File: flow/design.v
`timescale 1ns / 1ps
module mux(in0, in1, select, out);
    input wire select; 
    input wire [7:0] in0;
    input wire [7:0] in1;
    output reg[7:0] out;
    always @(*)
    begin
        if(select == 0)
        begin
            out <= in0;
        end
        else begin
            out <= in1;
        end
    end
endmodule
`timescale 1ns / 1ps
module mux32bit(in0, in1, select, out);
    input wire select; 
    input wire [31:0] in0;
    input wire [25:0] in1;
    output reg[31:0] out;
    always @(*)
    begin
        if(select == 0)
        begin
            out <= in0;
        end
        else begin
            out <= {{6{1'b0}},in1};
        end
    end
endmodule 
`timescale 1ns / 1ps
module mux64bit(in0, in1, select, out);
    input wire select; 
    input wire [63:0] in0;
    input wire [63:0] in1;
    output reg[63:0] out;
    always @(*)
    begin
        if(select == 0)
        begin
            out <= in0;
        end
        else begin
            out <= in1;
        end
    end
endmodule 
`timescale 1ns / 1ps
module control_unit(
    input [31:0] instruction,
    output reg 	     TypeDetect,  
    output reg       ALUSrc,     
    output reg       MemToReg,   
    output reg       MemToVecReg,  
    output reg       RegWriteEnable,   
    output reg       VecRegWriteEnable,  
    output reg       VecWrite,    
    output reg       MemWrite,   
    output reg       Branch,     
    output reg [5:0] ALUOp,      
    output reg       Jump        
);
wire [5:0] opcode;
assign opcode = instruction [31:26];
reg [15:0]  controlSignal;
always @(*)
begin
    case (opcode)
    6'b000000: controlSignal = 16'b0010010000000000;  
    6'b000001: controlSignal = 16'b0010010000000010;  
    6'b000010: controlSignal = 16'b0010010000000100;  
    6'b000100: controlSignal = 16'b0010010000001000;  
    6'b000101: controlSignal = 16'b0010010000001010;  
    6'b000110: controlSignal = 16'b0010010000001100;  
    6'b001000: controlSignal = 16'b0010010000010000;  
    6'b001001: controlSignal = 16'b0010010000010010;  
    6'b001010: controlSignal = 16'b0010010000010100;  
    6'b001011: controlSignal = 16'b0010010000010110;  
    6'b010000: controlSignal = 16'b0100000000100000;  
    6'b010001: controlSignal = 16'b0100000000100010;  
    6'b010010: controlSignal = 16'b0100000000100100;  
    6'b001101: controlSignal = 16'b0011010000000000;  
    6'b001110: controlSignal = 16'b0011010000001000;  
    6'b001111: controlSignal = 16'b0011010000001100;  
    6'b100011: controlSignal = 16'b0011000010010110;  
    6'b011111: controlSignal = 16'b0011000010010100;  
    6'b101101: controlSignal = 16'b1001000000000000;  
    6'b101110: controlSignal = 16'b0001000100000000;  
    6'b100101: controlSignal = 16'b0001100000000000;  
    6'b100110: controlSignal = 16'b0001001000000000;  
    6'b101000: controlSignal = 16'b0011010000010100;  
    6'b110000: controlSignal = 16'b0000000011100001;  
    6'b101100: controlSignal = 16'b0000001100000000;  
    6'b101111: controlSignal = 16'b1000100000000000;  
    default:   controlSignal = 16'b0000000000000000;  
    endcase
end
always @(*)
    begin
	MemToVecReg = controlSignal[15];
	VecRegWriteEnable = controlSignal[14];
	TypeDetect = controlSignal[13];
        ALUSrc   = controlSignal[12];
        MemToReg = controlSignal[11];
        RegWriteEnable = controlSignal[10];
        MemWrite = controlSignal[9];
        VecWrite  = controlSignal[8];
        Branch   = controlSignal[7];
        ALUOp    = controlSignal[6:1];
        Jump     = controlSignal[0];
    end
endmodule
`timescale 1ns / 1ps
module ProgramCounter(
    input clk,
    input reset,
    input zero,
    input branch,
    input jump,
    input [31:0] regAddress,
    output reg [31:0] pc 
);
    wire [31:0] pcPlus4;
    wire [1:0] pcControl;
    assign pcPlus4 = pc + 4;
    assign pcControl = (jump | (branch==1 & zero == 1)) ? 2'b01 : 2'b00;
    always @(posedge clk)
    begin
        if(reset == 1)
            pc <= 32'h00000000;
        else
        begin
            case(pcControl)
                2'b01: pc <= regAddress;                                                     
                default: pc <= pcPlus4;                                                      
            endcase
        end
    end
endmodule
`timescale 1ns / 1ps
module Register_File(
        clk,
        read_addr1,
        read_addr2,
        read_data1,
        read_data2,
        write_addr,
        write_data,
        write_enable
    );
input wire clk;
input wire [4:0]  read_addr1;
input wire [4:0]  read_addr2;
input wire [4:0]  write_addr;
input wire [7:0] write_data;
input wire        write_enable;
output reg [7:0] read_data1;
output reg [7:0] read_data2;
    reg [7:0] Register_File [30:0];  
always @(*)
    begin
    read_data1 = 8'b00000000;
    read_data2 = 8'b00000000;
    if (read_addr1 != 5'b11111) begin
        read_data1 = Register_File[read_addr1];
    end 
    if (read_addr2 != 5'b11111) begin
        read_data2 = Register_File[read_addr2]; 
    end
    end
always @(posedge(clk))
    begin
    if (write_enable) begin
        if (write_addr != 5'b11111) begin
            Register_File[write_addr] <= write_data;   
        end
    end
   end
endmodule
`timescale 1ns / 1ps
module VectorRegisterFile(
        clk,
        read_data1,
        read_data2,
	read_addr1,
	read_addr2,
        write_data,
	write_addr,
        write_enable
    );
input wire clk;
input wire [63:0] write_data;
input wire        write_enable;
input wire [4:0] write_addr;
input wire [4:0] read_addr1;
input wire [4:0] read_addr2;
output reg [63:0] read_data1;
output reg [63:0] read_data2;
reg [63:0] Register_File [2:0];  
always @(*)
    begin
     read_data1 = {64{1'b0}};
     read_data2 = {64{1'b0}};
     if (read_addr1 < 5'd3) begin
	    read_data1 = Register_File[read_addr1[1:0]];
    	end	
     if (read_addr2 < 5'd3) begin
    	read_data2 = Register_File[read_addr2[1:0]];	
    	end
end
always @(posedge(clk))
    begin
        if (write_enable) begin
    	    if (write_addr < 5'd3) begin
    	        Register_File[write_addr[1:0]] <= write_data;  
    	    end 
        end
    end
endmodule
`timescale 1ns / 1ps
module ALU(clk,a, b, alufn, enable, otp, zero, overflow);
    input wire clk;
    input wire [7:0] a;
    input wire [7:0] b;
    input wire [5:0] alufn;  
    input wire 	     enable;
    output reg [7:0] otp;
    output reg zero;  
    output reg overflow;
    always @(*)
    begin
	otp = {8{1'b0}};
	zero = 1'b0;
	overflow = 1'b0;
	if(enable) begin
        casex(alufn)
            6'b0000xx: begin
        if(alufn[1:0] == 2'b00)
            begin  
                otp = a + b;
                zero = (otp==0)?1:0;
                if ((a >= 0 && b >= 0 && otp < 0) || (a < 0 && b < 0 && otp >= 0))
                    overflow = 1;
                else
                    overflow = 0;
            end
        else if(alufn[1:0] == 2'b01)  
            begin
                otp = a-b;
                zero = (otp==0)?1:0;
                if ((a >= 0 && b < 0 && otp < 0) || (a < 0 && b >= 0 && otp > 0))
                    overflow = 1;
                else
                    overflow = 0;
            end
        else if (alufn[1:0] == 2'b10)  
            begin
                otp = a*b;
                zero = (otp==0)?1:0;
                overflow = 0;
            end
    end
            6'b0001xx: begin
        case (alufn[1:0])
        2'b00:  
            begin
                otp = a & b;
                overflow = 0;
                zero = (otp==0)?1:0;
            end
        2'b01:  
            begin
                otp = a | b;
                overflow = 0;
                zero = (otp==0)?1:0;
            end
        2'b10:   
                begin
                    otp = a ^ b;
                    overflow = 0;
                    zero = (otp==0)?1:0;
                end
        endcase
    end
            6'b0010xx: begin
        case(alufn[1:0])
        2'b00:  
            begin
                otp = a<<b;
                zero = (otp == 0)?1:0;
                overflow = 0;
            end
        2'b01:  
            begin
                otp = a>>b;
                zero = (otp == 0)?1:0;
                overflow = 0;
            end
        2'b10:  
            begin
                otp = (a<b)? 1:0;
                zero = (otp == 0 && a!=b)?1:0;
                overflow = 0;
            end
	2'b11:  
	    begin
		otp = (a==b)?1:0;
		zero = (otp==0)?1:0;
		overflow = 0;
	    end
        endcase
    end
            default:
            begin 
                otp = {8{1'b0}};
            end
        endcase
    end
    else begin
	otp = {8{1'b0}};
	end
end
endmodule
module VPU(
    input wire clk,
    input wire [63:0] a,
    input wire [63:0] b,
    input wire 	      enable,
    input wire [5:0] opCode,  
    output reg [63:0] out);
    reg [31:0] temp;
    always @(*) begin
	out = {64{1'b0}};
	temp = {32{1'b0}};
	if (enable) begin
	case(opCode)
	6'b010000: begin
	out[7:0] = a[7:0] + b[7:0];
	out[15:8] = a[15:8] + b[15:8];
	out[23:16] = a[23:16] + b[23:16];
	out[31:24] = a[31:24] + b[31:24];
	out[39:32] = a[39:32] + b[39:32];
	out[47:40] = a[47:40] + b[47:40];
	out[55:48] = a[55:48] + b[55:48];
	out[63:56] = a[63:56] + b[63:56];
	end
	6'b010001: begin
	out[7:0] = a[7:0] - b[7:0];
	out[15:8] = a[15:8] - b[15:8];
	out[23:16] = a[23:16] - b[23:16];
	out[31:24] = a[31:24] - b[31:24];
	out[39:32] = a[39:32] - b[39:32];
	out[47:40] = a[47:40] - b[47:40];
	out[55:48] = a[55:48] - b[55:48];
	out[63:56] = a[63:56] - b[63:56];
	end
	6'b010010: begin
	temp[15:0] = a[7:0]*b[7:0];
	temp[31:16] = temp[15:0];
	temp[15:0] = a[15:8]*b[15:8];
	temp[31:16] = temp[31:16] + temp[15:0];
	temp[15:0] = a[23:16]*b[23:16];
	temp[31:16] = temp[31:16] + temp[15:0];
	temp[15:0] = a[31:24]*b[31:24];
	temp[31:16] = temp[31:16] + temp[15:0];
	temp[15:0] = a[39:32]*b[39:32];
	temp[31:16] = temp[31:16] + temp[15:0];
	temp[15:0] = a[47:40]*b[47:40];
	temp[31:16] = temp[31:16] + temp[15:0];
	temp[15:0] = a[55:48]*b[55:48];
	temp[31:16] = temp[31:16] + temp[15:0];
	temp[15:0] = a[63:56]*b[63:56];
	temp[31:16] = temp[31:16] + temp[15:0];
	out[7:0] = temp[23:16];
	end
endcase
end
else begin
out = {64{1'b0}};
end
end
endmodule
`timescale 1ns / 1ps
module CPU( input clk,
	input rst,
	input wire [31:0] inst,
	input wire [63:0]	main_memory_input_data_path,
	output reg[63:0] main_memory_output_data_path,
	output wire[31:0] pc_inst_addr,
	output wire		Vector_Write_Access, 
	output wire		Memory_Write_Access,
	output wire		Load_Vector_Flag,
	output wire 		Load_Word_Flag,
	output wire[11:0]	Main_Memory_Address
	);
	wire[31:0]	instruction;
    	wire[31:0]	reg_data1;
	reg[31:0]	temp_reg_data1;
	wire[5:0]		Opcode;
	wire		Branch_Control;
	wire		Jump_Control;
	wire		Word_Reg_Write_Enable;
	wire		Vect_Reg_Write_Enable;
	wire		Vector_vs_Word;
	wire		Reg_Imm_Flag;
	wire[4:0]	destination_reg;
	wire[4:0] 	source_reg1;
	wire[4:0] 	source_reg2;
	wire[7:0] 	operand1;
	wire[7:0]	temp_operand2;
	wire[7:0] 	operand2;
	wire[7:0] 	alu_output_word;
	wire[7:0]	data_to_wordreg;
	wire[63:0] 	vect_operand1;
	wire[63:0]	vect_operand2;
	wire[63:0]	vpu_vec_output;
	wire[63:0]	data_to_vec_reg;
	wire 		zero;
	wire		overflow;
	wire[63:0] 	vector_output_memory;
	wire[7:0]	word_output_memory;
	wire[63:0]	vector_input_memory;
	wire[7:0]	word_input_memory;
	wire		Reg_Address_Read;
ProgramCounter prc(.clk(clk),
	.reset(rst),
	.zero(zero),
	.branch(Branch_Control),
	.jump(Jump_Control),
	.regAddress(reg_data1),
	.pc(pc_inst_addr)
);
assign instruction = inst;
control_unit control_signal(.instruction(instruction),
	.ALUOp(Opcode),
	.VecWrite(Vector_Write_Access),
	.MemWrite(Memory_Write_Access),
	.Branch(Branch_Control),
	.Jump(Jump_Control),
	.RegWriteEnable(Word_Reg_Write_Enable),
	.VecRegWriteEnable(Vect_Reg_Write_Enable),
	.MemToVecReg(Load_Vector_Flag),
	.MemToReg(Load_Word_Flag),
	.TypeDetect(Vector_vs_Word),
	.ALUSrc(Reg_Imm_Flag)
);
mux32bit RegAddselect(.select(Jump_Control),
	.in0(temp_reg_data1),
	.in1(instruction[25:0]),
	.out(reg_data1)
);
assign destination_reg = instruction[25:21];
assign source_reg1 = instruction[20:16];
assign source_reg2 = instruction[15:11];
assign word_output_memory = main_memory_input_data_path[7:0];
assign vector_output_memory = main_memory_input_data_path;
assign Reg_Address_Read = Load_Word_Flag & Load_Vector_Flag;
mux DataToReg(.select(Load_Word_Flag),
	.in0(alu_output_word),
	.in1(word_output_memory),
	.out(data_to_wordreg)
);
mux64bit VectToReg(.select(Load_Vector_Flag),
	.in0(vpu_vec_output),
	.in1(vector_output_memory),
	.out(data_to_vec_reg)
);
Register_File reg_value_retrival_And_Update(.clk(clk),
		.read_addr1(source_reg1),
		.read_addr2(source_reg2),
		.read_data1(operand1),
		.read_data2(temp_operand2),
		.write_addr(destination_reg),
		.write_data(data_to_wordreg),
		.write_enable(((Word_Reg_Write_Enable & !Vect_Reg_Write_Enable) | Load_Word_Flag) & !Reg_Address_Read)
);
mux decision_between_immediate_reg(.select(Reg_Imm_Flag),
	.in0(temp_operand2),
	.in1(instruction[15:8]),
	.out(operand2)
);
VectorRegisterFile vect_value_retrival_And_Update(.clk(clk),
		.read_addr1(source_reg1),
		.read_addr2(source_reg2),
		.read_data1(vect_operand1),
		.read_data2(vect_operand2),
		.write_addr(destination_reg),
		.write_data(data_to_vec_reg),
		.write_enable(((Vect_Reg_Write_Enable & !Word_Reg_Write_Enable) | Load_Vector_Flag) & !Reg_Address_Read)
);
ALU alu(.clk(clk),
	.a(operand1), 
	.b(operand2), 	
	.alufn(Opcode), 
	.enable(Vector_vs_Word), 
	.otp(alu_output_word), 
	.zero(zero), 
	.overflow(overflow)
);
VPU vpu(.clk(clk),
	.a(vect_operand1),
	.b(vect_operand2),
	.enable((!Vector_vs_Word) & (Vect_Reg_Write_Enable)),
	.opCode(Opcode),
	.out(vpu_vec_output)
);
assign vector_input_memory = vect_operand1;
assign word_input_memory = operand1;
always @(posedge clk) begin
	if (Load_Word_Flag & !Memory_Write_Access & Load_Vector_Flag & !Vector_Write_Access) begin
		temp_reg_data1 <= main_memory_input_data_path[31:0];
	end
end
always @(*) 
    begin
    main_memory_output_data_path = {64{1'b0}};
    if(!Load_Word_Flag & Memory_Write_Access & !Load_Vector_Flag & !Vector_Write_Access) begin
	main_memory_output_data_path[63:8] = 56'h00000000000000;
        main_memory_output_data_path[7:0] = word_input_memory;
    end 
    else if (!Load_Word_Flag & !Memory_Write_Access & !Load_Vector_Flag & Vector_Write_Access) begin
	main_memory_output_data_path = vector_input_memory;
    end
    else if ((!Load_Word_Flag & Memory_Write_Access & !Load_Vector_Flag & Vector_Write_Access)) begin
	main_memory_output_data_path[63:32] = 32'h00000000;
	main_memory_output_data_path[31:0] = pc_inst_addr;
	end
end
assign Main_Memory_Address = instruction[11:0];
endmodule
File: flow/run.sh
#!/bin/bash
# the make line also repeats each setting of config.mk as NAME=value (left out here)
make -C /OpenROAD-flow-scripts/flow DESIGN_CONFIG=/design/flow/config.mk WORK_HOME=/design/flow/orfs CLKGATE_MAP_FILE= finish
File: flow/config.mk
export PLATFORM = sky130hd
export DESIGN_NAME = CPU
export DESIGN_NICKNAME = CPU
export VERILOG_FILES = /design/flow/design.v
export SDC_FILE = /design/flow/constraint.sdc
export NUM_CORES = 4
export LEC_CHECK = 0
export CAP_MARGIN = 20
export CORE_MARGIN = 2
export CORE_UTILIZATION = 40
export SETUP_SLACK_MARGIN = 2.25
export SLEW_MARGIN = 20
File: flow/constraint.sdc
create_clock -name core_clock -period 11.0 [get_ports {clk}]
set_input_delay 2.2000 -clock core_clock [delete_from_list [all_inputs] [get_ports {clk}]]
set_output_delay 2.2000 -clock core_clock [all_outputs]
set_load 0.01 [all_outputs]
==> out/writeup.txt, run 1 <==
STA lists the endpoint of the worst register-to-register path as vect_value_retrival_And_Update.Register_File[2][7]$_DFFE_PP_. The synthesized design contains 472 enable-type register cells. After synthesis, flip-flops and latches occupy 37.5% of the total area.

The power group with the largest share is registers. Per the OpenROAD floorplan log, the width of the die is 318 um. The tools report the number of distinct library cells after synthesis as 82. Ranked by total cell area, the synthesized netlist is headed by sky130_fd_sc_hd__edfxtp_1, sky130_fd_sc_hd__fa_1, sky130_fd_sc_hd__ha_1, sky130_fd_sc_hd__mux4_2, sky130_fd_sc_hd__xnor2_1. Per the synth stats, the proportion of register bits with asynchronous set or reset is 0%. The fraction of power consumed by combinational cells came out at 22.6%. The largest single stage delay on the critical path is 0.55 ns. The run gives 9.96 ns for the final critical-path required period.

The clock-pin slew on the worst setup and hold paths is 0.06 ns. The power attributed to sequential cells is 2.14 mW. The final timing summary puts the cycle share of the worst path at 90.6%.

For reference, XOR and XNOR gates occupy 6.35% of the area reported after synthesis. The proportion of power drawn by flip-flops and latches was 39.3%. After its last routability iteration, the placer logged a weighted congestion of 0.957. The run gives 10 for the buffer and inverter count on the worst path. In the synthesized netlist, the cells that appear most often are sky130_fd_sc_hd__edfxtp_1, sky130_fd_sc_hd__nor2_1, sky130_fd_sc_hd__nand2_1.

For the setup TNS, the log shows 0 ns. The global routing usage summed across all routing layers was 27.5%. In this build the clock could be raised as far as 100 MHz. The start point of the worst hold path is temp_reg_data1[30]$_DFFE_PP_. The final layout contains routed wiring with a total length of 147 mm. The average routed wire per standard cell was 26.4 um. In the final design database the tool counted 4750 nets. For reference, the final report shows the max-slew violation count at 0. The leakage power total is 19.9 nW, and the initial antenna violation count is 4. The data required time reported for the critical path is 11.42 ns. Per the OpenROAD power report, switching power amounts to 1.57 mW.

The final hold violation count recorded for this run is 0. The script logs the ratio of routed vias to standard cells as 5.82. The synth_stat.txt file lists the number of cells as 3655. Across the run, the number of max-cap violations was 0. The summed standard-cell area reported by yosys was 39500 um^2. The slowest stage of the critical path is the sky130_fd_sc_hd__fa_1 cell. The run gives 3792 as the number of DRC markers after the initial detailed-route iteration. The tools report the capture point of the worst path as vect_value_retrival_And_Update.Register_File[2][7]$_DFFE_PP_. The clock drives 504 sinks.

The end-of-flow timing check tallies setup violations at 0. Global routing finished with a remaining overflow of 0. The area of the core region was 98100 um^2. Gate count after technology mapping: 3655. The core utilization before placement was 40.3%; the maximum number of pins on one net before global-route repair was 87. With the clock group total power at 2.08 mW, the number of I/O port buffers is 209.

STA classifies the critical path startpoint as an input port. The tools report the mapped cell area as 39500 um^2. Once detail routing completed, the nets flagged for antenna violations numbered 0. For the final database, setup skew stands at 0.0554 ns. The largest delay contributor family on the critical path was adder cells.

The number of placed I/O pins was 210. TritonRoute reported its final design rule violation total as 0. The H-tree was split into 2 levels. With fillers left out, the area of the finished cells amounts to 50100 um^2.

The first global-routing pass estimated 209 mm of wire. Summing the areas of all compound-gate instances in the mapped netlist gives 10.2% of the synthesized area. Yosys reported a register bit count of 504. At the later pin of the worst-skew pair, clock insertion delay measures 0.69 ns. The overall die size recorded for this design is 101000 um^2.

The transition at the pin with the smallest max-transition slack is 1.15 ns. The run gives 5 as the number of optimization iterations in the first detailed-route pass. The run gives 44500 um^2 as the total cell area at the placement stage. TritonCTS built the clock tree.

For the total internal power, the log shows 3.87 mW. The largest family of logic cells by area is adder cells. The destination of the worst hold path is prc.pc[30]$_SDFF_PP0_. The logic depth of the worst path, buffers included was 33; the maximum clock path buffer count was 3. Per STA, the library cell used most along the worst path is sky130_fd_sc_hd__fa_1. The adder and majority gate portion of the synthesized area is 16.5%. The vertical die size works out to 318 um. Among all cell types in the netlist, the one instantiated most often is sky130_fd_sc_hd__edfxtp_1. The yosys warning tally came out at 10. The synthesized netlist devotes 11.4% of its cell area to simple gates. Post-synth the commonest register cell is sky130_fd_sc_hd__edfxtp_1. The share of synthesized area in the top cell type comes to 35.9%. Mean instance size in the synthesized netlist: 10.8 um^2.

The power consumed by combinational cells came out at 1.23 mW. Startpoint of the worst setup timing path: inst[20]. Post-synthesis to final-layout area growth: 26.7%. The tree is rooted in a sky130_fd_sc_hd__clkbuf_16.

The highest ir drop seen on vdd is 0.124 mV. The power report shows net switching accounting for 28.9% of the total. The number of cells on the worst reg-to-reg path is 29. The worst-case reg-to-reg setup slack stands at 2.71 ns.

The clock network is responsible for 38.2% of the overall power. The run gives 32400 as the count of vias placed by the detailed router. Number of buffers inserted during clock tree synthesis: 56.

Hold analysis shows the worst path with a depth of 2. With the cell row count at 115, the warning total across the stage logs is 56. Along the worst path, the maximum fanout reaches 7. The tools report the worst path setup slack after routing as 1.04 ns.

STA on the placed design reports a worst setup slack of -0.0715 ns. The post-detailed-placement half-perimeter wirelength came out at 102 mm. In the synthesized netlist, mux cells make up 12.0% of the area. The run finished with no timing, DRC or antenna violations. Category of the worst setup path capture point: a register.

The run gives 10.38 ns for the critical path data arrival time. Cell type with the highest aggregate area in the netlist: sky130_fd_sc_hd__edfxtp_1. The worst setup path is of the in2reg kind. Setup repair after global routing could not meet its margin everywhere. The max-slew check reports its worst relative slack as 23.2%. Via count of the first global-routing pass: 31500. Type of the tightest min-delay check: reg2reg. Total power normalized to cell area comes to 109 nW/um^2. The floorplan net count came out at 4171.
==> stage by stage <==
stage / power (mW) / hold WS (ns) / utilization (%) / cells
CTS: 5.36 / 0.512 / 49.1 / 5489
global placement: 3.26 / 0.483 / 45.3 / 5201
detailed placement: 3.27 / 0.496 / 45.3 / 5202
finish: 5.45 / 0.510 / 51.0 / 5570
global route: 5.62 / 0.537 / 51.0 / 5570
floorplan: 2.89 / 0.470 / - / 3655
==> per-layer routing <==
layer / share of wire, % / global-route usage, % / vias to the layer above / routed length, um
li1: - / - / 14100 / -
met1: 42 / 38.8 / 16200 / 61700
met2: 44 / 42.7 / 1746 / 65300
met3: 9.1 / 4.81 / 358 / 13500
met4: 4.5 / 9.43 / 6 / 6590
met5: 0.027 / 0 / - / 40
==> what timing repair did <==
action / in CTS / in global routing
cloned: 3 / 9
endpoints found under the setup margin: 46 / 76
hold buffers: 0 / 0
pin swaps: 53 / 108
gates resized: 61 / 283
setup buffers: 178 / 70
==> area by class of cell <==
class | instances | area, um^2
Tap cell | 1287 | 1610
Clock buffer | 65 | 1460
Fill cell | 8657 | 48100
Multi-Input combinational cell | 2616 | 23200
Antenna cell | 1 | 2.50
Timing Repair Buffer | 713 | 7160
Sequential cell | 504 | 14800
Clock inverter | 41 | 567
Inverter | 343 | 1300
==> run 2, diff against run 1 <==
CORE_UTILIZATION = 66   (was 40)
CTS_CLUSTER_DIAMETER = 363   (was not set)
HOLD_SLACK_MARGIN = -0.09   (was not set)
SETUP_SLACK_MARGIN = -0.56   (was 2.25)
TNS_END_PERCENT = 40   (was not set)
clock period = 6.13 ns   (was 11.0 ns; I/O delays follow)
==> run 2 against run 1 <==
Net effect: the flow now stops in global routing; die size down 39%; synthesized cell count unchanged; area after synthesis unchanged.
==> out/writeup.txt, run 2 <==
The flow did not finish. The flow halted during global routing. The first error in the log reads "[ERROR GRT-0232] Routing congestion too high. Check the congestion heatmap in the GUI". Share of flip-flops with an asynchronous set or reset after synthesis: 0% (unchanged). The floorplan net count was 4171 (unchanged).

Among all flip-flop cells after synthesis, the most frequent one is sky130_fd_sc_hd__edfxtp_1. Adder and majority gate portion of the synthesized area: 16.5% (unchanged). The compound-gate portion of the synthesized area was 10.2% (unchanged). Largest family of logic cells by area: adder cells.

The final RePlAce weighted congestion was 1.04 (+8.9%); the global routing usage summed across all routing layers was 75.7%. The fraction of synthesized area in multiplexers is 12.0% (unchanged). The cell count after placement was 4984 (-4.2%); the total die size was 61800 um^2 (-39%).

The area of the core region came out at 59100 um^2 (-40%). The number of clock sinks was 504 (unchanged); the yosys warning tally was 10 (unchanged). The run gives 51 (-8.9%) as the number of buffers inserted during clock tree synthesis. The gate count after technology mapping was 3655 (unchanged). The cell with the most instances after synthesis is sky130_fd_sc_hd__edfxtp_1. The run gives 10.8 um^2 (unchanged) for the mean instance size in the synthesized netlist. The total of hold buffers inserted after clock tree synthesis is 0 (unchanged), and the core utilization before placement is 66.8% (+27 points).

The summed standard-cell area reported by yosys came out at 39500 um^2 (unchanged). The synthesis report lists the most area-consuming cells as sky130_fd_sc_hd__edfxtp_1, sky130_fd_sc_hd__fa_1, sky130_fd_sc_hd__ha_1, sky130_fd_sc_hd__mux4_2, sky130_fd_sc_hd__xnor2_1. The sum of overflow across all layers after global routing is 101. The vertical die size is 249 um (-22%). The run gives 3 (unchanged) as the maximum clock path buffer count. The run gives 39500 um^2 (unchanged) as the mapped cell area. The run gives 11.4% (unchanged) for the post-synthesis share of cell area spent on and, or, nand and nor gates. The proportion of synthesized chip area in sequential cells is 37.5% (unchanged), and the flip-flop and latch count after synthesis is 504 (unchanged). For the total cell area at the placement stage, the log shows 46200 um^2 (+3.9%). The die boundary width was 249 um (-22%). CTS placed an instance of sky130_fd_sc_hd__clkbuf_16 at the clock tree root. The cell row count came out at 89 (-23%). The post-detailed-placement half-perimeter wirelength came out at 112 mm (+9.4%).

The number of distinct library cells after synthesis is 82 (unchanged). By count the netlist is led by sky130_fd_sc_hd__edfxtp_1, sky130_fd_sc_hd__nor2_1, sky130_fd_sc_hd__nand2_1. The number of I/O port buffers came out at 209 (unchanged).

The count of library flops with an enable pin came out at 472 (unchanged). The run gives 210 (unchanged) for the number of placed I/O pins. Sorting the Yosys area breakdown by cell type puts at the top sky130_fd_sc_hd__edfxtp_1. With the xor/xnor cell area share of the yosys netlist at 6.35% (unchanged), the cell count in the Yosys report is 3655 (unchanged). The tools report the number of H-tree levels as 2 (unchanged).

The area share of the largest cell type after synthesis works out to 35.9% (unchanged).
run 2: per-layer routing:
layer  GRT overflow  global-route usage [%]
met5              1                    42.4
met2             57                    89.9
met1              1                    77.7
met4             41                    69.7
met3              1                    62.5
run 2: timing repair:
action,CTS
gates cloned,2
gates resized,145
buffers inserted,84
endpoints found under the setup margin,182
pin swaps,61
run 2: stage by stage:
stage	power, mW	setup WS, ns	utilization, %	setup TNS [ns]	hold slack, ns
floorplan	5.25	-3.29	-	-121.61	0.470
global placement	6.08	-3.95	78.2	-440.47	0.491
detailed placement	6.16	-3.99	78.2	-473.06	0.518
CTS	9.50	-2.85	83.2	-133.02	0.519
==> run 3, diff against run 2 <==
ABC_AREA = 1   (was not set)
CAP_MARGIN = 25   (was 20)
CELL_PAD_IN_SITES_DETAIL_PLACEMENT = 2   (was not set)
CELL_PAD_IN_SITES_GLOBAL_PLACEMENT = 2   (was not set)
CORE_ASPECT_RATIO = 1.29   (was not set)
CORE_UTILIZATION = 19   (was 66)
CTS_CLUSTER_DIAMETER = not set   (was 363)
CTS_CLUSTER_SIZE = 45   (was not set)
GPL_ROUTABILITY_DRIVEN = 1   (was not set)
GPL_TIMING_DRIVEN = 0   (was not set)
HOLD_SLACK_MARGIN = not set   (was -0.09)
MIN_ROUTING_LAYER = met1   (was not set)
PLACE_DENSITY_LB_ADDON = 0.29   (was not set)
SETUP_SLACK_MARGIN = 0.24   (was -0.56)
SLEW_MARGIN = 15   (was 20)
TNS_END_PERCENT = 90   (was 40)
clock period = 11.7 ns   (was 6.13 ns; I/O delays follow)
==> run 3 against run 2 <==
Net effect: now clean on timing, DRC and antenna; synthesized cell count up 42%; die size went up to 3.6 times the previous value; area after synthesis rose by 5.2%.
==> out/writeup.txt, run 3 <==
The slowest stage of the critical path is the sky130_fd_sc_hd__fa_1 cell. The final report lists a non-filler cell total of 8477. The run gives 3 (+1) for the number of H-tree levels. With the cell row count at 195 (+120%), the share of flip-flops with an asynchronous set or reset after synthesis is 0% (unchanged). The tree is rooted in a sky130_fd_sc_hd__clkbuf_16. The main area contributors are sky130_fd_sc_hd__edfxtp_1, sky130_fd_sc_hd__nand2_1, sky130_fd_sc_hd__fa_1, sky130_fd_sc_hd__ha_1, sky130_fd_sc_hd__nor2_1. The run gives 34.1% (-1.8 points) for the area share of the largest cell type after synthesis. The number of buffers inserted during clock tree synthesis is 70 (+37%), and the via count of the first global-routing pass is 43400.

Among the stages of the critical path, the cell type that occurs most often is sky130_fd_sc_hd__fa_1. Data on the critical path is required at its endpoint by 12.11 ns. The proportion of synthesized chip area in sequential cells came out at 35.7% (-1.8 points). The first global-routing pass estimated 350 mm of wire.

The worst hold path terminates at prc.pc[17]$_SDFF_PP0_. The worst-case reg-to-reg setup slack stands at 3.15 ns. The transition at the pin with the smallest max-transition slack came out at 1.16 ns. The power density over the cells works out to 110 nW/um^2. The number of I/O port buffers is 205 (-1.9%), and the compound-gate portion of the synthesized area is 12.1% (+1.9 points). The worst register-to-register path ends at vect_value_retrival_And_Update.Register_File[2][7]$_DFFE_PP_. The biggest area contributor in the post-synthesis netlist is sky130_fd_sc_hd__edfxtp_1. The power consumed by combinational cells is 1.38 mW.

The final timing report lists a hold violation count of 0. Per the slew report, the remaining headroom to the max-slew limit stands at 23.0%. In this run the tools logged warnings totalling 53.

The count of library flops with an enable pin works out to 472 (unchanged). Summed over all failing endpoints, the final setup total negative slack is 0 ns. The tool flagged a number of max-cap violations equal to 0. Per report_power, the combinational group accounts for 24.4% of the total.

The number of cells on the worst hold path is listed as 2. Among cell families on the critical path, the largest total delay comes from adder cells. The floorplan net count is 5698 (+37%), and the count of vias placed by the detailed router is 40100. The power report attributes to the clock group a share of 40.2%. The final report lists the setup-violating endpoint count as 0. For the number of distinct library cells after synthesis, the log shows 61 (-26%). The timing report notes that buffer and inverter cells on the critical path total 10. In this run the worst path has a maximum fanout of 10. Registers are responsible for 35.4% of the overall power.

Subtracting the final worst setup slack from the clock period gives 11.19 ns. For this design the static power due to leakage is 21.1 nW. The clock latency of the later-clocked register in the worst-skew pair is 0.71 ns, and the vias per cell is 4.73.

The run gives 2.01 mW for the power attributed to sequential cells. Sorting the synthesis cell report by count puts at the top sky130_fd_sc_hd__nand2_1. For reference, the top cells by count after synthesis are sky130_fd_sc_hd__nand2_1, sky130_fd_sc_hd__nor2_1, sky130_fd_sc_hd__inv_1.

The logs give 11.61 ns for the critical path data arrival time and 0.914 (-12%) for the final RePlAce weighted congestion. The tools report the gate count after technology mapping as 5182 (+42%). The most used flip-flop cell was sky130_fd_sc_hd__edfxtp_1. The post-synthesis to final-layout area growth is 23.7%. TritonCTS built the clock tree. The start point of the worst hold path was temp_reg_data1[17]$_DFFE_PP_. Across the routed clock network, the largest skew measured is 0.0364 ns. In the finished design, the share of the clock period the worst path needs comes to 95.7%.

Total die size: 222000 um^2 (+260%). The logs give 203 mm (+82%) for the post-detailed-placement half-perimeter wirelength and 6 for the number of optimization iterations in the first detailed-route pass. The global routing usage summed across all routing layers came out at 22.6%.

The number of clock sinks was 504 (unchanged). The clock group total power is 2.29 mW, and the core utilization before placement is 19.0% (-48 points). The tools report the total of hold buffers inserted after clock tree synthesis as 0 (unchanged). The run gives 416 um (+67%) for the die boundary width.

For the worst flop-to-flop path, the logic depth is 30. With the switching portion of total power at 34.5%, the maximum number of pins on one net before global-route repair is 32. The fraction of synthesized area in multiplexers works out to 0.0241% (-12 points). The run gives 41600 um^2 (+5.2%) for the summed standard-cell area reported by yosys. The net switching power is 1.96 mW.

The worst setup path is of the in2reg kind. Setup repair after global routing left no endpoint under its margin. In this run, the number of DRC markers left after iteration 0 of detailed routing was 2765.

The number of nets in the layout was 6077; the yosys warning tally was 10 (unchanged). The routed layout reports a DRC error count of 0. The largest family of logic cells by area is simple AND/OR/NAND/NOR gates.

In the power breakdown, the biggest contributor is the clock network. The mapped cell area is 41600 um^2 (+5.2%). Following the worst setup path forward leads to its endpoint at vect_value_retrival_And_Update.Register_File[2][7]$_DFFE_PP_. The worst setup path is launched from an input port.

The min-delay analysis places its worst path in the category reg2reg. The flow ran to the end and the layout has no timing, DRC or antenna violations. The run gives 504 (unchanged) for the flip-flop and latch count after synthesis.

With the upper clock frequency limit at 89.3 MHz, the cell count after placement is 8311 (+67%). The mean instance size in the synthesized netlist is 8.02 um^2 (-26%), and the sum of overflow across all layers after global routing is 0. The vertical die size works out to 535 um (+120%). The critical path crosses 33 cells after its start point. The most critical setup path has its startpoint at inst[20]. With the highest ir drop seen on vdd at 0.0909 mV, the cell count in the Yosys report is 5182 (+42%).

Per STA, the highest per-stage delay on the worst path measures 0.60 ns. With the average routed wire per standard cell at 30.4 um, the xor/xnor cell area share of the yosys netlist is 4.91% (-1.4 points). The number of placed I/O pins is 210 (unchanged), and the adder and majority gate portion of the synthesized area is 15.7% (-0.81 points). For the area of the core region, the log shows 218000 um^2 (+270%). Internal power comes to 3.72 mW.

The run gives 3 (unchanged) for the maximum clock path buffer count. Initial antenna violation count: 18. On the reported timing paths, the clock transition at the registers reads 0.06 ns. The worst setup path is captured at a register. The count of nets left with antenna violations once routing finished came out at 0. The post-synthesis share of cell area spent on and, or, nand and nor gates was 21.6% (+10 points); the number of pins exceeding their max-slew limit in the final report was 0. Wires add up to 258 mm.
-- run 3: area by class of cell --
type | count | area (um^2)
sequential | 504 | 14800
tap | 2856 | 3570
buffer | 229 | 1570
inverter | 749 | 2840
fill | 25500 | 167000
timing repair buffer | 307 | 3230
multi-input combinational | 3700 | 23000
clock buffer | 97 | 1960
antenna | 4 | 10.0
clock inverter | 31 | 404
-- run 3: per-stage QoR --
step	power (mW)	hold WS (ns)	instance area, um^2	worst slack (ns)	utilization, %
floorplan	2.78	0.465	41600	1.38	-
global placement	3.36	0.482	47200	-8.35	21.6
detailed placement	3.40	0.499	48300	-1.98	22.1
CTS	5.70	0.517	51100	0.242	23.4
global route	5.88	0.533	51400	0.234	23.6
finish	5.68	0.511	51400	0.506	23.6
-- run 3: repair_timing --
action                                  4_1_cts  5_1_grt
buffers inserted                             15       19
endpoints found under the setup margin       15        3
gates resized                                89       76
pin swaps                                    10       13
-- run 3: routing by layer --
layer	GRT usage [%]	vias up	wire, um
met5	0	-	26
met4	13.2	4	17200
met3	2.78	451	10200
met2	41.1	1158	130000
met1	25.2	20800	99900
li1	-	17700	-
==> run 4, diff against run 3 <==
CAP_MARGIN = 20   (was 25)
CELL_PAD_IN_SITES_DETAIL_PLACEMENT = not set   (was 2)
CELL_PAD_IN_SITES_GLOBAL_PLACEMENT = not set   (was 2)
CORE_ASPECT_RATIO = not set   (was 1.29)
CORE_UTILIZATION = 40   (was 19)
CTS_CLUSTER_SIZE = not set   (was 45)
GPL_ROUTABILITY_DRIVEN = 0   (was 1)
GPL_TIMING_DRIVEN = not set   (was 0)
MIN_ROUTING_LAYER = not set   (was met1)
PLACE_DENSITY_LB_ADDON = not set   (was 0.29)
SETUP_SLACK_MARGIN = not set   (was 0.24)
SLEW_MARGIN = 20   (was 15)
TNS_END_PERCENT = not set   (was 90)
clock period = 12.0 ns   (was 11.7 ns; I/O delays follow)
==> run 4 against run 3 <==
Net effect: via count down 7.7%; still clean on timing, DRC and antenna; sequential share of layout area up 2.9 points; setup slack better by 0.82 ns; global-route usage up 4.3 points; area after synthesis unchanged; sequential cell count unchanged; synthesized cell count unchanged; design area down 9.2%.
==> out/writeup.txt, run 4 <==
The run finished with no timing, DRC or antenna violations. In this run the worst setup path begins at inst[13]. Counting I/O delays and the setup requirement, the final critical path takes 10.68 ns. The run gives 2 (-1) for the number of H-tree levels. The run gives 209 (+2.0%) for the number of I/O port buffers.

TritonCTS built the clock tree. Die boundary width: 326 um (-22%). Count of library flops with an enable pin: 472 (unchanged).

With the via count of the first global-routing pass at 35600 (-18%), the highest ir drop seen on vdd is 0.101 mV (+11%). The switching portion of total power was 31.9% (-2.5 points). The category of the worst setup path capture point was a register. The adder and majority gate portion of the synthesized area came out at 15.7% (unchanged). The total setup violations reported at the end of the flow was 0 (unchanged); the post-synthesis to final-layout area growth was 12.4%. Area of the core region: 103000 um^2 (-53%). Setup repair after global routing left no endpoint under its margin. The vias per cell was 5.50 (+16%); the compound-gate portion of the synthesized area was 12.1% (unchanged).

The cell count in the Yosys report was 5182 (unchanged). The run gives 12.42 ns (+0.31 ns) for the data required time at the worst endpoint. Net switching power: 1.53 mW (-22%).

The slowest stage of the critical path belongs to the cell sky130_fd_sc_hd__fa_1. The total of hold buffers inserted after clock tree synthesis was 0 (unchanged). The maximum fanout count along the critical path came out at 21 (+11). The run gives 0 (-100%) as the cell resize tally after clock tree synthesis.

The path with the worst hold slack has its endpoint at prc.pc[22]$_SDFF_PP0_. Number of nets in the layout: 5826 (-4.1%). Sorting the synthesis cell report by count puts at the top sky130_fd_sc_hd__nand2_1. In the synthesized netlist, the dominant kind of combinational cell is simple AND/OR/NAND/NOR gates. The mapped cell area is 41600 um^2 (unchanged). The run gives 220 mm (-37%) for the global-route wire length before repair.

The floorplan net count was 5698 (unchanged). The buffer and inverter count on the worst path is 7 (-3). According to the timing report, the critical path is captured at vect_value_retrival_And_Update.Register_File[0][7]$_DFFE_PP_. The setup skew after layout is 0.0470 ns (+0.0107 ns), and the warning total across the stage logs is 53 (unchanged). With the post-route antenna net violation count at 0 (unchanged), the share of flip-flops with an asynchronous set or reset after synthesis is 0% (unchanged).

With the xor/xnor cell area share of the yosys netlist at 4.91% (unchanged), the relative slew slack is 25.0% (+2.1 points). Number of cells on the worst hold path: 2 (unchanged). The tools report the maximum number of pins on one net before global-route repair as 83 (+160%). The area share of the largest cell type after synthesis works out to 34.1% (unchanged). The flip-flop and latch count after synthesis is 504 (unchanged), and the number of pins exceeding their max-slew limit in the final report is 0 (unchanged). The hold violation count in the final report was 0 (unchanged).

The number of placed I/O pins was 210 (unchanged). The run gives 0.752 ns (+2.74 ns) as the placement-stage worst setup slack. With the footprint of the flip-flops and latches at 14800 um^2 (unchanged), the number of optimization iterations in the first detailed-route pass is 6 (unchanged).

The clock-pin slew on the worst setup and hold paths is 0.06 ns (about the same), and the register-to-register path setup slack is 3.87 ns (+0.72 ns). The global routing usage summed across all routing layers came out at 27.0% (+4.3 points). The delay of the slowest critical-path stage is 0.57 ns (-0.03 ns). STA classifies the critical path startpoint as an input port. The proportion of power drawn by flip-flops and latches was 40.8% (+5.4 points); the portion of the clock cycle consumed by the worst path in the final layout was 89.0% (-6.7 points).

For the number of DRC markers after the initial detailed-route iteration, the log shows 4452 (+61%). The number of distinct library cells after synthesis is 61 (unchanged). Core utilization before placement: 40.2% (+21 points). For the antenna diode count, the log shows 0 (-4). The post-detailed-placement half-perimeter wirelength is 106 mm (-48%). Looking at the clock tree report, the root buffer type is sky130_fd_sc_hd__clkbuf_16. The number of clock sinks came out at 504 (unchanged). The proportion of synthesized chip area in sequential cells came out at 35.7% (unchanged).

For the max-capacitance violation count, the log shows 0 (unchanged). The tools report the fraction of power consumed by combinational cells as 23.2% (-1.2 points). The tools report the clock latency of the later-clocked register in the worst-skew pair as 0.69 ns (-0.02 ns). The biggest slice of the total power is consumed by registers.

Looking at area per cell type in the netlist, the leader is sky130_fd_sc_hd__edfxtp_1. The total die size was 106000 um^2 (-52%). The fraction of synthesized area in multiplexers is 0.0241% (unchanged), and the power density over the cells is 103 nW/um^2 (-6.9%).

The area occupied by multi-input gates is 22700 um^2 (-1.4%). For the yosys warning tally, the log shows 10 (unchanged). Clock group total power: 1.73 mW (-24%). The tools report the maximum clock path buffer count as 3 (unchanged). The setup TNS came out at 0 ns (unchanged). The sum of overflow across all layers after global routing is 0 (unchanged). The main area contributors are sky130_fd_sc_hd__edfxtp_1, sky130_fd_sc_hd__nand2_1, sky130_fd_sc_hd__fa_1, sky130_fd_sc_hd__ha_1, sky130_fd_sc_hd__nor2_1. With the vertical die size at 326 um (-39%), the number of buffers inserted during clock tree synthesis is 58 (-17%). The tools report the leakage power total as 19.8 nW (-6.5%). The post-synthesis share of cell area spent on and, or, nand and nor gates is 21.6% (unchanged). Largest delay contributor family on the critical path: adder cells. The number of filler cells placed in the layout is 10200 (-60%), and the summed standard-cell area reported by yosys is 41600 um^2 (unchanged). The logs give 1.96 mW (-2%) for the power attributed to sequential cells and 0 (-15) for the buffers inserted during post-CTS setup optimization. The upper clock frequency limit was 93.6 MHz. Looking at the reg2reg group, the worst path ends at vect_value_retrival_And_Update.Register_File[0][7]$_DFFE_PP_. Type of the tightest min-delay check: reg2reg.

The logic depth of the worst path, buffers included came out at 30 (-9.1%). The number of remaining DRC errors came out at 0 (unchanged). For the cell row count, the log shows 118 (-39%). Among all flip-flop cells after synthesis, the most frequent one is sky130_fd_sc_hd__edfxtp_1. Worst path setup slack after routing: 1.32 ns (+0.815 ns).

The part of the power in the clock network was 36.0% (-4.2 points); the aggregate routed wire length was 146 mm (-43%). The run gives 1 (-17) for the initial antenna violation count. The start point of the worst hold path was temp_reg_data1[22]$_DFFE_PP_.

The run gives 1.11 mW (-20%) as the power consumed by combinational cells. Type of the worst setup path: in2reg. The transition at the pin with the smallest max-transition slack is 1.12 ns (-0.0353 ns). For reference, the top cells by count after synthesis are sky130_fd_sc_hd__nand2_1, sky130_fd_sc_hd__nor2_1, sky130_fd_sc_hd__inv_1. The critical path data arrival time is 11.10 ns (-0.51 ns). The average routed wire per standard cell came out at 21.7 um (-28%). The mean instance size in the synthesized netlist came out at 8.02 um^2 (unchanged). The logs give 5182 (unchanged) for the gate count after technology mapping and 37000 (-7.7%) for the count of vias placed by the detailed router. Counting stages on the worst path, the most repeated cell is sky130_fd_sc_hd__fa_1. The run gives 3.27 mW (-12%) as the total internal power. The number of cell instances on the worst register-to-register path works out to 30 (unchanged).
-- run 4: metal layers --
| layer | GRT usage, % | wire [um] | part of all wire (%) |
|---|---|---|---|
| met5 | 0 | 0 | 0 |
| met4 | 11.1 | 6660 | 4.5 |
| met3 | 4.44 | 13900 | 9.5 |
| met2 | 42.1 | 64300 | 44 |
| met1 | 37.2 | 61600 | 42 |
-- run 4: metrics by stage --
step / util [%] / hold WS [ns] / power, mW / std cells / cell area [um^2]
6_report: 45.2 / 0.495 / 4.80 / 6734 / 46700
3_5_place_dp: 43.4 / 0.483 / 3.08 / 6629 / 44900
5_1_grt: 45.2 / 0.543 / 4.99 / 6734 / 46700
4_1_cts: 45.2 / 0.493 / 4.80 / 6733 / 46700
3_3_place_gp: 43.4 / 0.482 / 3.07 / 6628 / 44900
2_1_floorplan: - / 0.465 / 2.71 / 5182 / 41600
-- run 4: final cells by class --
class                           count  share of cell area [%]
Timing Repair Buffer              297                    6.17
Sequential cell                   504                    31.7
Clock buffer                       69                    3.20
Inverter                          749                    6.04
Tap cell                         1380                    3.70
Multi-Input combinational cell   3700                    48.5
Clock inverter                     35                   0.632
==> run 5, diff against run 4 <==
ABC_AREA = not set   (was 1)
CELL_PAD_IN_SITES_DETAIL_PLACEMENT = 0   (was not set)
CORE_ASPECT_RATIO = 1.69   (was not set)
CORE_UTILIZATION = 72   (was 40)
GPL_ROUTABILITY_DRIVEN = 1   (was 0)
GPL_TIMING_DRIVEN = 1   (was not set)
PLACE_DENSITY_LB_ADDON = 0.29   (was not set)
SETUP_SLACK_MARGIN = -0.06   (was not set)
SLEW_MARGIN = 5   (was 20)
clock period = 5.15 ns   (was 12.0 ns; I/O delays follow)
==> run 5 against run 4 <==
Net effect: the flow now stops in global routing; area after synthesis is 4.9% lower; synthesized cell count is 29% lower; die size is 47% lower.
==> out/writeup.txt, run 5 <==
The flow did not finish. The flow stopped in global routing. The tool reported: "[ERROR GRT-0116] Global routing finished with congestion. Check the congestion regions in the DRC Viewer". The most used flip-flop cell was sky130_fd_sc_hd__edfxtp_1. The compound-gate portion of the synthesized area came out at 10.2% (-1.9 points).

Flip-flop and latch count after synthesis: 504 (unchanged). The mean instance size in the synthesized netlist was 10.8 um^2 (+35%); the core utilization before placement was 72.8% (+33 points). For the total die size, the log shows 56800 um^2 (-47%).

The run gives 504 (unchanged) for the number of clock sinks. The floorplan net count was 4171 (-27%); the area share of the largest cell type after synthesis was 35.9% (+1.8 points). The run gives 48 (-17%) for the number of buffers inserted during clock tree synthesis.

Cell with the most instances after synthesis: sky130_fd_sc_hd__edfxtp_1. The final RePlAce weighted congestion is 1.15, and the post-detailed-placement half-perimeter wirelength is 115 mm (+8.7%). With the number of distinct library cells after synthesis at 82 (+34%), the yosys warning tally is 10 (unchanged). The logs give 3655 (-29%) for the cell count in the Yosys report and 210 (unchanged) for the number of placed I/O pins.

The post-synthesis share of cell area spent on and, or, nand and nor gates came out at 11.4% (-10 points). Share of flip-flops with an asynchronous set or reset after synthesis: 0% (unchanged). The count of library flops with an enable pin was 472 (unchanged); the total cell area at the placement stage was 47000 um^2 (+4.6%). After synthesis, the cell types taking the most area are sky130_fd_sc_hd__edfxtp_1, sky130_fd_sc_hd__fa_1, sky130_fd_sc_hd__ha_1, sky130_fd_sc_hd__mux4_2, sky130_fd_sc_hd__xnor2_1.

The summed standard-cell area reported by yosys was 39500 um^2 (-4.9%); the maximum clock path buffer count was 3 (unchanged). The mapped cell area is 39500 um^2 (-4.9%), and the number of I/O port buffers is 209 (unchanged). After synthesis, the most frequently instantiated cells are sky130_fd_sc_hd__edfxtp_1, sky130_fd_sc_hd__nor2_1, sky130_fd_sc_hd__nand2_1. The tools report the cell row count as 111 (-5.9%). The fraction of synthesized area in multiplexers is 12.0% (+12 points), and the xor/xnor cell area share of the yosys netlist is 6.35% (+1.4 points).

The proportion of synthesized chip area in sequential cells is 37.5% (+1.8 points), and the sum of overflow across all layers after global routing is 1674. After synthesis, the largest family of logic cells by area is adder cells. The adder and majority gate portion of the synthesized area was 16.5% (+0.81 points); the vertical die size was 309 um (-5.4%). The number of H-tree levels is 2 (unchanged).

The root buffer cell was sky130_fd_sc_hd__clkbuf_16. The run gives 54300 um^2 (-47%) for the area of the core region. Gate count after technology mapping: 3655 (-29%). Die boundary width: 184 um (-44%). Sorting the Yosys area breakdown by cell type puts at the top sky130_fd_sc_hd__edfxtp_1. The global routing usage summed across all routing layers is 88.3%.
[run 5: per-layer routing]
metal	GRT overflow	global-route usage, %
met1	29	83.7
met2	1154	106
met3	31	73.5
met4	450	93.6
met5	10	44.8
[run 5: through the flow]
step                setup WS [ns]  cells
floorplan                   -4.08   3655
global placement            -4.64   5015
detailed placement          -4.93   5015
CTS                         -3.83   5189
[run 5: repair_timing]
action	in CTS
gates cloned	18
gates resized	177
pin swaps	71
setup endpoints to repair	374
buffers inserted	70
hold buffers	0
==> run 6, diff against run 5 <==
ABC_AREA = 1   (was not set)
CELL_PAD_IN_SITES_DETAIL_PLACEMENT = not set   (was 0)
CORE_ASPECT_RATIO = not set   (was 1.69)
CTS_CLUSTER_DIAMETER = 380   (was not set)
CTS_CLUSTER_SIZE = 72   (was not set)
GPL_ROUTABILITY_DRIVEN = not set   (was 1)
GPL_TIMING_DRIVEN = not set   (was 1)
PLACE_DENSITY_LB_ADDON = 0.01   (was 0.29)
SETUP_SLACK_MARGIN = 1.34   (was -0.06)
SLEW_MARGIN = 20   (was 5)
clock period = 5.38 ns   (was 5.15 ns; I/O delays follow)
==> run 6 against run 5 <==
Net effect: the run again fails in global routing; die size up 4.9%; synthesized cell count increased by 42%; area after synthesis up 5.2%.
==> out/writeup.txt, run 6 <==
The tools report the number of H-tree levels as 1 (-1). The number of I/O port buffers came out at 209 (unchanged). The tools report the total die size as 59600 um^2 (+4.9%). The synthesis report names the predominant flop master as sky130_fd_sc_hd__edfxtp_1.

The root buffer cell is sky130_fd_sc_hd__clkbuf_16. Per the run summary, the flow got no further than global routing. The tools report the total cell area at the placement stage as 49700 um^2 (+5.8%). The run gives 41600 um^2 (+5.2%) as the summed standard-cell area reported by yosys. The run gives 0% (unchanged) for the share of flip-flops with an asynchronous set or reset after synthesis.

The first error in the log reads "[ERROR GRT-0232] Routing congestion too high. Check the congestion heatmap in the GUI". The mean instance size in the synthesized netlist was 8.02 um^2 (-26%). The proportion of synthesized chip area in sequential cells was 35.7% (-1.8 points); the number of placed I/O pins was 210 (unchanged).

With the number of clock sinks at 504 (unchanged), the count of library flops with an enable pin is 472 (unchanged). The post-synthesis share of cell area spent on and, or, nand and nor gates works out to 21.6% (+10 points). Xor/xnor cell area share of the yosys netlist: 4.91% (-1.4 points). By area, the combinational part of the netlist is dominated by simple AND/OR/NAND/NOR gates. The post-detailed-placement half-perimeter wirelength was 114 mm (-0.74%). The gate count after technology mapping was 5182 (+42%). The floorplan net count is 5698 (+37%), and the total of hold buffers inserted after clock tree synthesis is 0 (unchanged). The tools report the area of the core region as 57400 um^2 (+5.6%). The biggest area contributor in the post-synthesis netlist is sky130_fd_sc_hd__edfxtp_1. Per the GRT congestion report, total overflow comes to 39. Fraction of synthesized area in multiplexers: 0.0241% (-12 points). By count the netlist is led by sky130_fd_sc_hd__nand2_1, sky130_fd_sc_hd__nor2_1, sky130_fd_sc_hd__inv_1.

The area share of the largest cell type after synthesis is 34.1% (-1.8 points). With the yosys warning tally at 10 (unchanged), the core utilization before placement is 72.4% (-0.34 points). The vertical die size works out to 244 um (-21%).

The run stopped with a tool error. The flip-flop and latch count after synthesis was 504 (unchanged). The cell with the most instances after synthesis is sky130_fd_sc_hd__nand2_1. Maximum clock path buffer count: 3 (unchanged).

The logs give 10 (-79%) for the number of buffers inserted during clock tree synthesis and 88 (-21%) for the cell row count. With the adder and majority gate portion of the synthesized area at 15.7% (-0.81 points), the cell count in the Yosys report is 5182 (+42%). The number of distinct library cells after synthesis is 61 (-26%), and the final RePlAce weighted congestion is 1.05 (-9.0%). The global routing usage summed across all routing layers was 74.5%; the compound-gate portion of the synthesized area was 12.1% (+1.9 points). The run gives 244 um (+33%) for the die boundary width. The synthesis report lists the most area-consuming cells as sky130_fd_sc_hd__edfxtp_1, sky130_fd_sc_hd__nand2_1, sky130_fd_sc_hd__fa_1, sky130_fd_sc_hd__ha_1, sky130_fd_sc_hd__nor2_1. The mapped cell area was 41600 um^2 (+5.2%).
## run 6: through the flow
| stage | setup TNS [ns] | utilization [%] | setup slack (ns) | std cells | hold slack [ns] |
|---|---|---|---|---|---|
| after floorplan | -91.93 | - | -3.28 | 5182 | 0.455 |
| after global placement | -404.94 | 86.6 | -3.91 | 6641 | 0.467 |
| after detailed placement | -446.59 | 86.6 | -4.30 | 6641 | 0.486 |
| after CTS | -135.99 | 90.8 | -3.14 | 6755 | 0.537 |
## run 6: per-layer routing
layer	overflow	track usage (%)
met1	0	75.4
met2	21	91.6
met3	1	59.5
met4	17	68.3
met5	0	37.7
## run 6: what timing repair did
item	CTS
setup endpoints to repair	525
buffers inserted	87
hold endpoints to repair	0
cloned	15
pin swaps	97
gates resized	271
==> run 7, diff against run 6 <==
CELL_PAD_IN_SITES_DETAIL_PLACEMENT = 2   (was not set)
CORE_ASPECT_RATIO = 1.41   (was not set)
CORE_UTILIZATION = 40   (was 72)
CTS_CLUSTER_DIAMETER = not set   (was 380)
CTS_CLUSTER_SIZE = not set   (was 72)
GPL_ROUTABILITY_DRIVEN = 0   (was not set)
MAX_ROUTING_LAYER = met4   (was not set)
PLACE_DENSITY_LB_ADDON = not set   (was 0.01)
SETUP_SLACK_MARGIN = not set   (was 1.34)
clock period = 12.0 ns   (was 5.38 ns; I/O delays follow)
==> run 7 against run 6 <==
Net effect: the run again fails in global routing; die size rose by 79%; synthesized cell count did not move; area after synthesis is the same.
==> out/writeup.txt, run 7 <==
The proportion of synthesized chip area in sequential cells was 35.7% (unchanged); the maximum clock path buffer count was 3 (unchanged). The most used flip-flop cell is sky130_fd_sc_hd__edfxtp_1. The run gives 209 (unchanged) for the number of I/O port buffers. The tools report the gate count after technology mapping as 5182 (unchanged).

In this run the clock root is driven by a sky130_fd_sc_hd__clkbuf_16. The flip-flop and latch count after synthesis was 504 (unchanged); the core utilization before placement was 40.3% (-32 points). The number of H-tree levels came out at 2 (+1). The run gives 10 (unchanged) as the yosys warning tally. For this run the top cell type by instance count after synthesis was sky130_fd_sc_hd__nand2_1. The floorplan net count is 5698 (unchanged), and the number of buffers inserted during clock tree synthesis is 55 (+45).

The summed standard-cell area reported by yosys was 41600 um^2 (unchanged). The post-synthesis share of cell area spent on and, or, nand and nor gates came out at 21.6% (unchanged). The compound-gate portion of the synthesized area was 12.1% (unchanged); the share of flip-flops with an asynchronous set or reset after synthesis was 0% (unchanged). The tools report the cell count after placement as 6607 (-0.51%). Ranked by instance count, the synthesized netlist is headed by sky130_fd_sc_hd__nand2_1, sky130_fd_sc_hd__nor2_1, sky130_fd_sc_hd__inv_1. The number of distinct library cells after synthesis came out at 61 (unchanged). The die boundary width was 275 um (+13%).

With the number of placed I/O pins at 210 (unchanged), the global routing usage summed across all routing layers is 63.9%. The run gives 194 mm (+70%) as the post-detailed-placement half-perimeter wirelength. The largest family of logic cells by area was simple AND/OR/NAND/NOR gates. The mean instance size in the synthesized netlist is 8.02 um^2 (unchanged), and the total cell area at the placement stage is 44900 um^2 (-9.7%). The area share of the largest cell type after synthesis works out to 34.1% (unchanged). The run gives 107000 um^2 (+79%) as the total die size. The run gives 15.7% (unchanged) for the adder and majority gate portion of the synthesized area.

The cell row count came out at 140 (+59%). The run gives 54 as the sum of overflow across all layers after global routing. The vertical die size is 387 um (+58%). The run stopped with a tool error. The count of library flops with an enable pin is 472 (unchanged), and the mapped cell area is 41600 um^2 (unchanged).

The run gives 103000 um^2 (+80%) for the area of the core region. In the post-synthesis netlist, the biggest area contributors are sky130_fd_sc_hd__edfxtp_1, sky130_fd_sc_hd__nand2_1, sky130_fd_sc_hd__fa_1, sky130_fd_sc_hd__ha_1, sky130_fd_sc_hd__nor2_1. The cell type with the highest aggregate area in the netlist was sky130_fd_sc_hd__edfxtp_1. It got as far as global routing and failed there. The tool reported: "[ERROR GRT-0116] Global routing finished with congestion. Check the congestion regions in the DRC Viewer".

The run gives 504 (unchanged) for the number of clock sinks. The run gives 4.91% (unchanged) for the xor/xnor cell area share of the yosys netlist. The cell count in the Yosys report was 5182 (unchanged); the fraction of synthesized area in multiplexers was 0.0241% (unchanged).
run 7: routing by layer:
layer / GRT overflow / GRT usage, %
met1: 0 / 60.2
met5: - / -
met3: 9 / 46.4
met4: 29 / 67.0
met2: 16 / 79.7
run 7: stage by stage:
stage	util (%)	setup TNS, ns	total power, mW	setup WS (ns)
floorplan	-	0	2.71	1.62
CTS	45.3	0	5.14	0.00155
detailed placement	43.5	-4.02	3.26	-0.618
global placement	43.5	0	3.08	0.765
run 7: what timing repair did:
item	CTS
hold endpoints to repair	0
hold buffers	0
pin swaps	2
endpoints found under the setup margin	6
gates cloned	0
buffers inserted	2
resized	10
==> run 8, diff against run 7 <==
ABC_AREA = not set   (was 1)
CORE_ASPECT_RATIO = 1.69   (was 1.41)
CORE_UTILIZATION = 19   (was 40)
GPL_ROUTABILITY_DRIVEN = 1   (was 0)
GPL_TIMING_DRIVEN = 0   (was not set)
MAX_ROUTING_LAYER = not set   (was met4)
PLACE_DENSITY_LB_ADDON = 0.29   (was not set)
SETUP_SLACK_MARGIN = 0.24   (was not set)
SLEW_MARGIN = 5   (was 20)
clock period = 11.7 ns   (was 12.0 ns; I/O delays follow)
==> run 8 against run 7 <==
Net effect: now clean on timing, DRC and antenna; synthesized cell count decreased by 29%; die size rose by 99%; area after synthesis is 4.9% lower.
==> out/writeup.txt, run 8 <==
The critical path maximum fanout is 10. The adder and majority gate portion of the synthesized area came out at 16.5% (+0.81 points). Measured against its own limit, the worst slew margin works out to 16.7%. Count of library flops with an enable pin: 472 (unchanged). The logic depth of the worst path, buffers included came out at 32.

The script parses the final routing iteration and logs DRC violations as 0. The switching portion of total power came out at 32.0%. The run gives 24 as the initial antenna violation count.

TritonCTS built the clock tree. Per the run report, area growth between synthesis and finish was 24.2%. Worst flop-to-flop path endpoint: vect_value_retrival_And_Update.Register_File[1][7]$_DFFE_PP_. The share of flip-flops with an asynchronous set or reset after synthesis came out at 0% (unchanged).

The detailed router finished its first iteration with 2597 violations. Number of distinct library cells after synthesis: 82 (+34%). The vertical die size works out to 597 um (+54%). Combinational logic burns 25.4% of the power.

The cell row count was 217 (+55%). The run gives 12.08 ns for the data required time at the worst endpoint. The final power report lists total power as 4.92 mW. For the clock group, total power comes out at 1.66 mW. The final route contains 33400 vias.

For the placement-stage worst setup slack, the log shows -2.17 ns (-1.55 ns). The xor/xnor cell area share of the yosys netlist was 6.35% (+1.4 points). For the total die size, the log shows 212000 um^2 (+99%). The logs give 18.4 nW for the leakage power total and 0 for the max-capacitance violation count. The worst hold path belongs to the class reg2reg. The critical path starts at inst[12].

The run gives 179 mm (-7.7%) as the post-detailed-placement half-perimeter wirelength. The mean instance size in the synthesized netlist was 10.8 um^2 (+35%). Die boundary width: 355 um (+29%). The post-route antenna net violation count is 0. The start point of the worst hold path was temp_reg_data1[30]$_DFFE_PP_. For this run, the post-layout net count is 4568.

Per the OpenROAD power report, switching power amounts to 1.57 mW. The first global-routing pass estimated 302 mm of wire. The fraction of synthesized area in multiplexers is 12.0% (+12 points), and the portion of the clock cycle consumed by the worst path in the final layout is 96.2%. The worst hold path passes through 2 cells.

As reported, the later end of the worst-skew pair has a clock insertion delay of 0.65 ns. Category of the worst setup path capture point: a register. The floorplan net count was 4171 (-27%). Counting both buffers and inverters, the worst setup path holds a total of 9. The worst setup path is launched from an input port. TritonRoute output was used to compute an average wire per cell of 32.6 um. Looking at the max-slew report, the worst-margin pin has a slew of 1.25 ns.

Dividing the detail-routed via count by the number of cells gives 4.89. The number of I/O port buffers is 196 (-6.2%), and the power attributed to sequential cells is 2.01 mW. The run gives 39500 um^2 (-4.9%) for the mapped cell area. The via count of the first global-routing pass was 36700; the register-to-register path setup slack was 2.66 ns. For the sum of overflow across all layers after global routing, the log shows 0. The largest individual stage delay along the critical path comes from the cell sky130_fd_sc_hd__fa_1. The main area contributors are sky130_fd_sc_hd__edfxtp_1, sky130_fd_sc_hd__fa_1, sky130_fd_sc_hd__ha_1, sky130_fd_sc_hd__mux4_2, sky130_fd_sc_hd__xnor2_1. For this run, the leading register cell type out of synthesis is sky130_fd_sc_hd__edfxtp_1.

Entering global routing, the biggest net connects 32 pins. The yosys warning tally is 10 (unchanged). Hold timing on the final database bottoms out at a slack of 0.556 ns. With the number of placed I/O pins at 210 (unchanged), the area share of the largest cell type after synthesis is 35.9% (+1.8 points).

The run gives 0 (unchanged) as the total of hold buffers inserted after clock tree synthesis. The flip-flop and latch count after synthesis works out to 504 (unchanged). Total setup violations reported at the end of the flow: 0.

The run gives 2 (unchanged) for the number of H-tree levels. With the number of buffers inserted during clock tree synthesis at 47 (-15%), the part of the power in the clock network is 33.8%. The run gives 30 for the number of cell instances on the worst register-to-register path. Setup repair after global routing left no endpoint under its margin.

After layout, the minimum clock period comes to 11.26 ns. The worst path setup slack after routing was 0.442 ns; the setup skew after layout was 0.0520 ns. Static timing analysis puts the maximum clock frequency at 88.8 MHz. The maximum clock path buffer count was 3 (unchanged). The clock-pin slew on the worst setup and hold paths came out at 0.07 ns. The proportion of power drawn by flip-flops and latches was 40.9%. The worst setup path is of the in2reg kind. The run gives 3655 (-29%) as the gate count after technology mapping. The power consumed by combinational cells was 1.25 mW.

The run gives 37.5% (+1.8 points) as the proportion of synthesized chip area in sequential cells. Per the final timing report, the hold violations number 0. The number of pins exceeding their max-slew limit in the final report was 0.

Across the VDD grid, the largest voltage drop is 0.0911 mV. The largest delay contributor family on the critical path is adder cells. sky130_fd_sc_hd__edfxtp_1 takes more of the synthesized area than any other cell. For the summed standard-cell area reported by yosys, the log shows 39500 um^2 (-4.9%). For this run, the slowest stage of the critical path takes 0.56 ns. In the power breakdown, the internal column shows 3.34 mW. The library cell appearing most often on the critical path is sky130_fd_sc_hd__fa_1.

Destination of the worst hold path: prc.pc[30]$_SDFF_PP0_. The compound-gate portion of the synthesized area works out to 10.2% (-1.9 points). Core utilization before placement: 19.1% (-21 points).

Total power normalized to cell area comes to 100 nW/um^2. Cell with the most instances after synthesis: sky130_fd_sc_hd__edfxtp_1. The number of clock sinks was 504 (unchanged).

The post-synthesis share of cell area spent on and, or, nand and nor gates is 11.4% (-10 points). The power group with the largest share is registers. The logs give 0 ns for the setup TNS and 11.63 ns for the critical path data arrival time.

The post-route utilization of the core is recorded as 23.8%. In this run the tools logged warnings totalling 55. The area of the core region was 207000 um^2 (+100%).

Before antenna repair, the detailed router went through 5 iterations. The run finished with no timing, DRC or antenna violations. Total global-route track usage over all layers is 20.5%. Per the CTS log, the root buffer master is sky130_fd_sc_hd__clkbuf_16. Routability-driven placement finished with a final weighted congestion of 0.968.

For the aggregate routed wire length, the log shows 223 mm. For the cell count in the Yosys report, the log shows 3655 (-29%). In the synthesized netlist, the dominant kind of combinational cell is adder cells. For reference, the critical path is captured by vect_value_retrival_And_Update.Register_File[1][7]$_DFFE_PP_. The synthesis run shows the most used standard cells to be sky130_fd_sc_hd__edfxtp_1, sky130_fd_sc_hd__nor2_1, sky130_fd_sc_hd__nand2_1.
==> run 8: per-layer routing <==
metal	vias to the layer above	share of wire, %	GRT usage, %
met3	693	5.9	3.63
met4	16	11	19.4
li1	13700	-	-
met5	-	0.043	0
met2	1523	51	36.7
met1	17500	32	19.8
==> run 8: per-stage QoR <==
| step | area (um^2) | std cells |
|---|---|---|
| CTS | 48400 | 6780 |
| finish | 49100 | 6834 |
| floorplan | 39500 | 3655 |
| detailed placement | 46100 | 6666 |
| global placement | 44900 | 6588 |
| global route | 49100 | 6824 |
==> run 8: timing repair <==
action / CTS / global route
pin swaps: 16 / 12
gates resized: 153 / 74
setup buffers: 31 / 38
endpoints found under the setup margin: 15 / 3
==> run 8: area by class of cell <==
type,instances,area [um^2]
flip-flops and latches,504,14800
diodes,11,27.5
well taps,2737,3420
repair buffers,348,3550
clock buffers,55,1230
inverters,343,1290
multi-input cells,2616,22800
clock inverters,28,329
plain buffers,192,1620
fillers,22800,158000
Power and IR drop assume default switching activity.
